## oak
## alu
module alu(
    input clk,
    input rst,
    input [31:0] op_a,         
    input [31:0] op_b,         
    input [2:0] op_code,       
    input mode_fp,             
    input round_mode,          
    input start,               
    output reg [31:0] result,  
    output reg valid_out,      
    output reg [4:0] flags     
);
export LEC_CHECK = 0
export ABC_AREA = 0
export CAP_MARGIN = 20
export CELL_PAD_IN_SITES_GLOBAL_PLACEMENT = 3
export CORE_ASPECT_RATIO = 0.55
export CORE_MARGIN = 2
export CORE_UTILIZATION = 23
export CTS_CLUSTER_SIZE = 17
export GPL_ROUTABILITY_DRIVEN = 0
export HOLD_SLACK_MARGIN = 0.29
export MIN_ROUTING_LAYER = met2
export PLACE_DENSITY_LB_ADDON = 0.24
export SETUP_SLACK_MARGIN = 2.39
export SLEW_MARGIN = 20
create_clock -name core_clock -period 8.41 [get_ports {clk}]
run.sh (not shown) runs the stock make flow with config.mk's settings and CLKGATE_MAP_FILE=.
oak terminated abnormally: 5_1_grt reported GRT-0232.
Relative to oak, the following input files were edited for pine:
- CORE_ASPECT_RATIO removed (was 0.55)
- HOLD_SLACK_MARGIN removed (was 0.29)
- PLACE_DENSITY_LB_ADDON removed (was 0.24)
- CTS_CLUSTER_SIZE removed (was 17)
- MIN_ROUTING_LAYER removed (was met2)
- CELL_PAD_IN_SITES_GLOBAL_PLACEMENT removed (was 3)
- CORE_UTILIZATION changed from 23 to 35
- SETUP_SLACK_MARGIN removed (was 2.39)
- ABC_AREA removed (was 0)
- GPL_ROUTABILITY_DRIVEN removed (was 0)
- the clock period (ns, I/O delays scaled along) changed from 8.41 to 14.7
==> results <==
Looking at number of buffers inserted to repair setup after CTS, pine sits 42 lower than oak does.
Chip area in the Yosys report delta (pine -> oak): insignificant
Delta (pine minus oak): area after synthesis flat; share of synthesized cell area in and, or, nand and nor gates flat; post-placement cell count down 1362; number of register bits inferred by synthesis flat.
The die of pine is smaller than the one used in oak.
pine closes out successfully: all stages finished, all timing, DRC and antenna checks passed.
pine vs oak: number of rows in the core area up in pine
Summary: with oak as the reference, vertical die dimension in pine moved up by a little under 10%.
[inputs] birch vs pine
- SETUP_SLACK_MARGIN: unset -> -1.17
Notes after the runs:
- Cmp birch vs pine: setup slack lower in birch
- Although it ran to completion, birch produced a layout that fails the final checks because of setup timing.
- birch gives less TritonCTS buffer count than pine did.
- Area of all placed cells without fillers ends up lower on birch.
- Diff pine..birch | worst hold slack | negligible
- Relative to pine, combinational power share has decreased by 1.0 points in birch.
- Compared to pine, birch has non-clock buffer count about 3% higher.
- Sort birch and pine by aggregate negative setup slack desc -> top: pine
- Min post-placement worst setup slack across birch and pine: birch
- In birch the number of antenna diodes turned out 6 higher than in pine.
Inputs modified between birch and maple:
- removing SETUP_SLACK_MARGIN (formerly -1.17)
- changing the clock period (ns, I/O delays scaled along) from 14.7 to 15.2
--- outcome ---
maple: all stages complete, timing, DRC and antenna checks passed
Status birch: flow complete, layout not clean - setup timing
Reported for birch and maple, number of nets produced by synthesis turned out identical to the last digit.
maple ends up with a number of buffers other than clock buffers in the final layout that is 207 lower than in birch.
maple -> birch: count of flip-flops and latches flat
Cell area delta (maple − birch): favourable
| worst path setup slack after routing | maple vs birch | 1.36 ns higher |
Compared to birch, the router laid down less metal wire for maple.

---

Starting RTL as in the previous note.
clock: 13.1 ns
lec_check: 0
abc_area: 0
cap_margin: 20
cell_pad_in_sites_detail_placement: 2
cell_pad_in_sites_global_placement: 2
core_margin: 2
core_utilization: 64
gpl_timing_driven: 1
max_routing_layer: met5
place_density: 0.51
setup_slack_margin: 3.16
slew_margin: 20
The baseline stopped in global placement without I/O (GPL-0301).
Next try:
==> flow/config.mk (replaced) <==
export PLATFORM = sky130hd
export DESIGN_NAME = alu
export DESIGN_NICKNAME = alu
export VERILOG_FILES = /design/flow/design.v
export SDC_FILE = /design/flow/constraint.sdc
export NUM_CORES = 4
export LEC_CHECK = 0
export ABC_AREA = 1
export CAP_MARGIN = 20
export CORE_MARGIN = 2
export CORE_UTILIZATION = 72
export CTS_CLUSTER_DIAMETER = 348
export CTS_CLUSTER_SIZE = 98
export PLACE_DENSITY = 0.36
export SLEW_MARGIN = 20
export TNS_END_PERCENT = 10
==> flow/constraint.sdc (replaced) <==
create_clock -name core_clock -period 10.5 [get_ports {clk}]
set_input_delay 2.1000 -clock core_clock [delete_from_list [all_inputs] [get_ports {clk}]]
set_output_delay 2.1000 -clock core_clock [all_outputs]
set_load 0.01 [all_outputs]
Result:
- The new run ended with an error in global routing, error ODB-0269
- die area came out lower by 14%
- area after synthesis came out lower by 3.5%
- synthesized cell count goes up by 6.9%
Next try:
==> flow/config.mk (replaced) <==
export PLATFORM = sky130hd
export DESIGN_NAME = alu
export DESIGN_NICKNAME = alu
export VERILOG_FILES = /design/flow/design.v
export SDC_FILE = /design/flow/constraint.sdc
export NUM_CORES = 4
export LEC_CHECK = 0
export CAP_MARGIN = 20
export CORE_MARGIN = 3
export CORE_UTILIZATION = 35
export GPL_ROUTABILITY_DRIVEN = 0
export SETUP_SLACK_MARGIN = 1.93
export SLEW_MARGIN = 20
==> flow/constraint.sdc (replaced) <==
create_clock -name core_clock -period 15.2 [get_ports {clk}]
set_input_delay 3.0400 -clock core_clock [delete_from_list [all_inputs] [get_ports {clk}]]
set_output_delay 3.0400 -clock core_clock [all_outputs]
set_load 0.01 [all_outputs]
=> The changed run completed without violations. Die area rose by 110%. Synthesized cell count fell by 6.4%. Area after synthesis rose by 3.6%.

---

Setup of raven:
alu again, from the RTL that the note above started with.
==> flow/design.v (excerpt) <==
module alu(
    input clk,
    input rst,
    input [31:0] op_a,         
    input [31:0] op_b,         
    input [2:0] op_code,       
    input mode_fp,             
    input round_mode,          
    input start,               
    output reg [31:0] result,  
    output reg valid_out,      
    output reg [4:0] flags     
);
clock: 12.2 ns
lec_check: 0
abc_area: 0
cap_margin: 20
core_aspect_ratio: 1.13
core_margin: 2
core_utilization: 54
cts_cluster_diameter: 58
cts_cluster_size: 43
gpl_routability_driven: 1
gpl_timing_driven: 1
max_routing_layer: met5
place_density_lb_addon: 0.01
slew_margin: 0
raven finished all stages; however, its layout fails the closing checks, the failures being setup timing.
Changes in indigo relative to raven:
==> flow/config.mk <==
export PLATFORM = sky130hd
export DESIGN_NAME = alu
export DESIGN_NICKNAME = alu
export VERILOG_FILES = /design/flow/design.v
export SDC_FILE = /design/flow/constraint.sdc
export NUM_CORES = 4
export LEC_CHECK = 0
export CAP_MARGIN = 20
export CORE_MARGIN = 2
export CORE_UTILIZATION = 13
export SLEW_MARGIN = 20
==> flow/constraint.sdc <==
create_clock -name core_clock -period 19.7 [get_ports {clk}]
set_input_delay 3.9400 -clock core_clock [delete_from_list [all_inputs] [get_ports {clk}]]
set_output_delay 3.9400 -clock core_clock [all_outputs]
set_load 0.01 [all_outputs]
Per the final summary, indigo finished and its layout is clean on timing, DRC and antenna.
Looking at share of the clock period used by the worst path, indigo sits 22 points below raven.
Worst setup margin improves in indigo relative to raven.
Compared with raven, indigo shows sequential power that has gone down by more than a quarter.
Input changes introduced in zinc (baseline for comparison: indigo):
--- a/flow/config.mk
+++ b/flow/config.mk
@@ -8,4 +8,4 @@
 export CAP_MARGIN = 20
 export CORE_MARGIN = 2
-export CORE_UTILIZATION = 13
+export CORE_UTILIZATION = 30
 export SLEW_MARGIN = 20
==> flow/constraint.sdc <==
create_clock -name core_clock -period 14.7 [get_ports {clk}]
set_input_delay 2.9400 -clock core_clock [delete_from_list [all_inputs] [get_ports {clk}]]
set_output_delay 2.9400 -clock core_clock [all_outputs]
set_load 0.01 [all_outputs]
Notes after the runs:
Diff indigo -> zinc | net switching power figure | increase of 49%. Re total iterations of the first detailed-routing run: indigo was higher than zinc. Compared with indigo, in zinc area of all placed cells without fillers picked up an extra 2.8%; ratio of final minimum period to clock period picked up an extra 5.2 points; detailed-route vias per instance picked up an extra about 32%; register bit total from synthesis neither gained nor lost much.

---

Setup of build 71:
Starting RTL as in the previous note.
Settings: LEC_CHECK=0, ABC_AREA=1, CAP_MARGIN=20, CORE_ASPECT_RATIO=1.13, CORE_MARGIN=2, CORE_UTILIZATION=58, CTS_CLUSTER_DIAMETER=32, CTS_CLUSTER_SIZE=43, GPL_ROUTABILITY_DRIVEN=1, GPL_TIMING_DRIVEN=1, HOLD_SLACK_MARGIN=0.27, MAX_ROUTING_LAYER=met4, PLACE_DENSITY_LB_ADDON=0.07, SETUP_SLACK_MARGIN=1.45, SLEW_MARGIN=20; clock period 8.34 ns.
Build 71: GRT-0116 in 5_1_grt -> run aborted
## Diff of input files: build 32 against build 71
- CTS_CLUSTER_SIZE changed from 43 to 64
- PLACE_DENSITY_LB_ADDON removed (was 0.07)
- HOLD_SLACK_MARGIN removed (was 0.27)
- GPL_TIMING_DRIVEN removed (was 1)
- CORE_UTILIZATION changed from 58 to 56
- ABC_AREA changed from 1 to 0
- CTS_CLUSTER_DIAMETER removed (was 32)
- PLACE_DENSITY newly set to 0.87
- CORE_ASPECT_RATIO changed from 1.13 to 0.88
- GPL_ROUTABILITY_DRIVEN removed (was 1)
- SETUP_SLACK_MARGIN removed (was 1.45)
- the clock period (ns, I/O delays scaled along) changed from 8.34 to 21.5
==> results <==
Flow for build 71 halted at 5_1_grt, error code GRT-0116. Build 32 has completed all stages; timing, DRC and antenna checks passed. Summary — synthesized-area fraction occupied by xor and xnor cells, build 32 relative to build 71: higher, by 1.1 points. Cell total in the yosys stat output was lower in build 32 than in build 71. Build 71 → build 32: portion of the post-synthesis area used by sequential elements went down by 0.64 points, die height -25 microns, post-CTS repair timing setup buffer count now smaller. Against build 71, build 32 comes in about 3% lower on weighted congestion at the end of routability-driven global placement. Setup slack after placement improves in build 32 relative to build 71. Sort build 32 and build 71 by placed instance count, descending, and build 71 comes first. Build 32 ends up with lower CTS H-tree depth than build 71 does. Die footprint in build 32 vs build 71: up about 7%. Against build 71, HPWL after detailed placement in build 32 fell by more than 10%.
Modified inputs, build 45 compared to build 32
- swapping 56 for 72 in CORE_UTILIZATION
- clearing MAX_ROUTING_LAYER, which used to be met4
- swapping 64 for 97 in CTS_CLUSTER_SIZE
- swapping 0 for 1 in ABC_AREA
- clearing CORE_ASPECT_RATIO, which used to be 0.88
- clearing PLACE_DENSITY, which used to be 0.87
[summary]
- Against build 32, build 45 comes in 0.016 ns lower on setup skew after layout.
- Total power per unit cell area: lower on build 45
- Changes observed in build 45 relative to build 32: layout buffer count excluding clock buffers shows a reduction of 66; maximum resistive drop on vdd shows an increase of 200%.
- Build 32 → build 45: portion of the clock cycle consumed by the worst path in the final layout went down, area growth from synthesis to layout shows a reduction of 1.4 points, die footprint now sits lower, overall power of the completed layout decreased 5.4%.
Here is what was changed in the inputs of build 82 compared with build 45.
- ABC_AREA no longer set, was 1
- CORE_UTILIZATION now 51, was 72
- the clock period (ns, I/O delays scaled along) now 12.2, was 21.5
### Flow results
What the final checks of build 82 revealed, after a flow that finished every stage, was a layout that fails on setup timing. Per the comparison of build 82 with build 45, count of clock buffers in the final design went up, core utilization went down, synthesized cell count went down.

---

alu again, from the RTL that the note above started with.
make LEC_CHECK=0 CAP_MARGIN=10 CELL_PAD_IN_SITES_DETAIL_PLACEMENT=2 CELL_PAD_IN_SITES_GLOBAL_PLACEMENT=2 CORE_ASPECT_RATIO=0.64 CORE_MARGIN=6 CORE_UTILIZATION=58 CTS_CLUSTER_DIAMETER=309 HOLD_SLACK_MARGIN=0.25 MAX_ROUTING_LAYER=met4 PLACE_DENSITY=0.43 SETUP_SLACK_MARGIN=0.96 SLEW_MARGIN=20 finish   # period 10.0 ns
The baseline stopped in 3_1_place_gp_skip_io on GPL-0301.
Next try:
==> flow/config.mk (replaced) <==
export PLATFORM = sky130hd
export DESIGN_NAME = alu
export DESIGN_NICKNAME = alu
export VERILOG_FILES = /design/flow/design.v
export SDC_FILE = /design/flow/constraint.sdc
export NUM_CORES = 4
export LEC_CHECK = 0
export ABC_AREA = 1
export CAP_MARGIN = 20
export CORE_MARGIN = 2
export CORE_UTILIZATION = 72
export CTS_CLUSTER_DIAMETER = 163
export CTS_CLUSTER_SIZE = 97
export PLACE_DENSITY = 0.43
export SLEW_MARGIN = 20
export TNS_END_PERCENT = 5
==> flow/constraint.sdc (replaced) <==
create_clock -name core_clock -period 7.91 [get_ports {clk}]
set_input_delay 1.5820 -clock core_clock [delete_from_list [all_inputs] [get_ports {clk}]]
set_output_delay 1.5820 -clock core_clock [all_outputs]
set_load 0.01 [all_outputs]
The changed run died in 5_1_grt.
Synthesized cell count climbs by 6.9%.
Area after synthesis drops by 3.5%.
Die area drops by 26%.
Next try:
==> flow/config.mk (replaced) <==
export PLATFORM = sky130hd
export DESIGN_NAME = alu
export DESIGN_NICKNAME = alu
export VERILOG_FILES = /design/flow/design.v
export SDC_FILE = /design/flow/constraint.sdc
export NUM_CORES = 4
export LEC_CHECK = 0
export CAP_MARGIN = 20
export CORE_MARGIN = 2
export CORE_UTILIZATION = 65
export MAX_ROUTING_LAYER = met4
export SLEW_MARGIN = 20
==> flow/constraint.sdc (replaced) <==
create_clock -name core_clock -period 11.9 [get_ports {clk}]
set_input_delay 2.3800 -clock core_clock [delete_from_list [all_inputs] [get_ports {clk}]]
set_output_delay 2.3800 -clock core_clock [all_outputs]
set_load 0.01 [all_outputs]
=> Now the flow finished but fails on negative setup slack. Synthesized cell count decreases by 6.4%. Area after synthesis is higher by 3.6%. Die size grows by 15%.
Next try:
--- a/flow/config.mk
+++ b/flow/config.mk
@@ -8,5 +8,7 @@
 export CAP_MARGIN = 20
-export CORE_MARGIN = 2
-export CORE_UTILIZATION = 65
-export MAX_ROUTING_LAYER = met4
+export CORE_MARGIN = 3
+export CORE_UTILIZATION = 35
+export GPL_ROUTABILITY_DRIVEN = 1
+export PLACE_DENSITY = 0.91
+export SETUP_SLACK_MARGIN = -1.27
 export SLEW_MARGIN = 20
==> flow/constraint.sdc (replaced) <==
create_clock -name core_clock -period 15.2 [get_ports {clk}]
set_input_delay 3.0400 -clock core_clock [delete_from_list [all_inputs] [get_ports {clk}]]
set_output_delay 3.0400 -clock core_clock [all_outputs]
set_load 0.01 [all_outputs]
After rerunning:
- The changed run produced a layout that fails on negative setup slack
- count of clock-buffer cells in the layout rose by 1
- total power falls by a quarter to a third
- die size increases by well over a third
- wire length is lower by a few percent
Next try:
--- a/flow/config.mk
+++ b/flow/config.mk
@@ -8,7 +8,7 @@
 export CAP_MARGIN = 20
-export CORE_MARGIN = 3
+export CORE_ASPECT_RATIO = 1.21
+export CORE_MARGIN = 4
 export CORE_UTILIZATION = 35
-export GPL_ROUTABILITY_DRIVEN = 1
-export PLACE_DENSITY = 0.91
-export SETUP_SLACK_MARGIN = -1.27
+export MIN_ROUTING_LAYER = met1
+export PLACE_DENSITY_LB_ADDON = 0.27
 export SLEW_MARGIN = 20
==> flow/constraint.sdc (replaced) <==
create_clock -name core_clock -period 18.8 [get_ports {clk}]
set_input_delay 3.7600 -clock core_clock [delete_from_list [all_inputs] [get_ports {clk}]]
set_output_delay 3.7600 -clock core_clock [all_outputs]
set_load 0.01 [all_outputs]
After rerunning:
- With this change the flow went through all stages and came out clean
- global-route usage is lower by 1.4 points
- combinational power is lower by a quarter to a third
- hold slack degrades by 0.022 ns

---

alu again, from the RTL that the note above started with.
clock: 18.2 ns
lec_check: 0
abc_area: 0
cap_margin: 20
core_aspect_ratio: 1.13
core_margin: 10
core_utilization: 54
cts_cluster_diameter: 26
cts_cluster_size: 43
gpl_routability_driven: 1
gpl_timing_driven: 0
max_routing_layer: met5
min_routing_layer: met1
place_density: 0.93
slew_margin: 0
tns_end_percent: 45
The baseline passed the timing, design-rule and antenna checks.
Edit:
- ABC_AREA: 0 -> not set
- CELL_PAD_IN_SITES_DETAIL_PLACEMENT: not set -> 1
- CORE_ASPECT_RATIO: 1.13 -> not set
- CORE_MARGIN: 10 -> 2
- CORE_UTILIZATION: 54 -> 40
- CTS_CLUSTER_DIAMETER: 26 -> not set
- CTS_CLUSTER_SIZE: 43 -> not set
- GPL_ROUTABILITY_DRIVEN: 1 -> not set
- GPL_TIMING_DRIVEN: 0 -> not set
- MAX_ROUTING_LAYER: met5 -> met4
- MIN_ROUTING_LAYER: met1 -> not set
- PLACE_DENSITY: 0.93 -> not set
- SLEW_MARGIN: 0 -> 20
- TNS_END_PERCENT: 45 -> 35
- clock period: 18.2 -> 15.2 ns (I/O delays scaled with it)
Outcome:
- die size went up by about 20%
- total power is higher by about 9%
- non-clock buffer count increases by 81
- setup slack gets worse by 0.15 ns
- combinational power climbs by about 16%
- worst hold slack got worse by 0.023 ns
- global-route usage went down by 3.8 points
- via count shrinks by 4.2%
- maximum frequency rose by about 20%
- final cell count came out higher by 6.2%
- routed wire length goes up by 4.7%
Edit:
- CELL_PAD_IN_SITES_DETAIL_PLACEMENT: 1 -> not set
- CORE_MARGIN: 2 -> 4
- CORE_UTILIZATION: 40 -> 35
- CTS_CLUSTER_SIZE: not set -> 71
- GPL_ROUTABILITY_DRIVEN: not set -> 1
- HOLD_SLACK_MARGIN: not set -> 0.09
- MAX_ROUTING_LAYER: met4 -> not set
- PLACE_DENSITY: not set -> 0.91
- SETUP_SLACK_MARGIN: not set -> -0.92
- TNS_END_PERCENT: 35 -> 85
Effect: The changed run finished but fails on negative setup slack; total power decreases by 3.6%; worst setup slack got worse by 0.75 ns; clock power came out lower by about 7%; global-route usage went down by 8.0 points; register-to-register slack is worse by 0.75 ns; wire length is lower by 6.4%; cell area came out higher by 0.89%; first-iteration DRC count increases by 26%; flip-flop count stays the same; count of clock-buffer cells in the layout went down by 6.
Power and IR drop assume default switching activity.
